Setup of job 2000:
Design unsigned_nonrestoring, start of the top module:
module unsigned_nonrestoring #(
    parameter int WIDTH = 32
) (
    input logic go,
    input logic[WIDTH-1:0] divisor,
    input logic[WIDTH-1:0] dividend,
    input logic clk, rst,
    output logic done,
    output logic[WIDTH-1:0] quotient,
    output logic[WIDTH-1:0] remainder,
    output logic divide_by_zero
);
Size: ~1300 cells after synthesis, roughly 200 flip-flops, ~130 I/O pins.
==> flow/config.mk <==
export PLATFORM = sky130hd
export DESIGN_NAME = unsigned_nonrestoring
export DESIGN_NICKNAME = unsigned_nonrestoring
export VERILOG_FILES = /design/flow/design.v
export SDC_FILE = /design/flow/constraint.sdc
export NUM_CORES = 4
export LEC_CHECK = 0
export ABC_AREA = 0
export CAP_MARGIN = 20
export CORE_MARGIN = 2
export CORE_UTILIZATION = 72
export CTS_CLUSTER_DIAMETER = 383
export CTS_CLUSTER_SIZE = 39
export PLACE_DENSITY = 0.76
export SETUP_SLACK_MARGIN = 1.16
export SLEW_MARGIN = 20
export TNS_END_PERCENT = 10
==> flow/constraint.sdc <==
create_clock -name core_clock -period 4.65 [get_ports {clk}]
set_input_delay 0.9300 -clock core_clock [delete_from_list [all_inputs] [get_ports {clk}]]
set_output_delay 0.9300 -clock core_clock [all_outputs]
set_load 0.01 [all_outputs]
run.sh (not shown) runs the stock make flow with config.mk's settings and CLKGATE_MAP_FILE=.
What ended job 2000 was a tool error in global routing (5_1_grt); the run never finished.
### job 2000 -> job 2980
- putting HOLD_SLACK_MARGIN at -0.09 where nothing was set
- swapping 39 for 40 in CTS_CLUSTER_SIZE
- clearing PLACE_DENSITY, which used to be 0.76
- clearing CTS_CLUSTER_DIAMETER, which used to be 383
- clearing TNS_END_PERCENT, which used to be 10
- swapping 72 for 70 in CORE_UTILIZATION
- clearing SETUP_SLACK_MARGIN, which used to be 1.16
- clearing ABC_AREA, which used to be 0
- swapping 4.65 for 3.3 in the clock period (ns, I/O delays scaled along)
--- outcome ---
[compare] base=job 2000 new=job 2980: number of instances in the synthesized netlist flat, global placer's final weighted congestion down 0.57%. Flow for job 2000 halted at global routing (5_1_grt), error code GRT-0116. Job 2980 did not finish: a tool error stopped it during clock tree synthesis (4_1_cts). Core box area (job 2980 vs. job 2000) increases slightly. Floorplan utilization, job 2000 and job 2980, lower one = job 2980. Taking job 2000 as the reference, in job 2980 detailed-placement wirelength estimate went up 5800 um, chip area went up 510 um2, vertical die size went up 1.4%.
Inputs modified between job 2980 and job 4262:
- HOLD_SLACK_MARGIN: -0.09 -> unset
- CTS_CLUSTER_SIZE: 40 -> unset
- CORE_UTILIZATION: 70 -> 68
- CAP_MARGIN: 20 -> 35
- the clock period (ns, I/O delays scaled along): 3.3 -> 5.18
--- outcome ---
- Job 4262 ran in full, but the layout does not pass; the checks complain about negative setup slack.
- Diff job 4262..job 2980 | post-synthesis cell count | unchanged
- The lower final RePlAce weighted congestion of job 4262 and job 2980 is in job 4262.
- Measured against each other, job 4262 and job 2980 differ in setup slack after placement, the lower figure coming from job 2980.
- Yosys-reported design area after synthesis: job 2980 vs job 4262 identical
- Job 4262 against job 2980: number of nets at floorplan shows no meaningful change; fraction of the core area occupied by cells at floorplan shows a reduction of 2.7 points; horizontal extent of the die shows an increase of 1.9 um; synthesized area shows no meaningful change; flop and latch count out of synthesis shows no meaningful change.
- Compared to job 2980, job 4262 was floorplanned on a bigger die.
Input changes introduced in job 2049 (baseline for comparison: job 4262):
- CAP_MARGIN: 35 -> 20
- CORE_UTILIZATION: 68 -> 40
- the clock period (ns, I/O delays scaled along): 5.18 -> 6.0
STATUS run=job 4262 STAGES=ALL_DONE FINAL_CHECKS=FAILED CAUSE=negative setup slack
Job 2049 finished every step from synthesis to the final layout, and the layout passed the timing, design-rule and antenna checks.
| post-detailed-route via-to-cell ratio | lower: job 2049 |
The higher slew at the pin closest to its max-slew limit came out of job 2049.
The following lists how job 2544 was set up differently from job 2049:
- PLACE_DENSITY newly set to 0.79
- CORE_UTILIZATION changed from 40 to 72
- ABC_AREA newly set to 1
- CTS_CLUSTER_SIZE newly set to 70
- the clock period (ns, I/O delays scaled along) changed from 6.0 to 4.63
## What came out
The register fraction of the total cell area number comes out lower for job 2544 vs job 2049. Job 2049 → job 2544: area growth from synthesis to layout has decreased, final-layout worst hold slack increased by 0.012 ns relative to the old numbers.
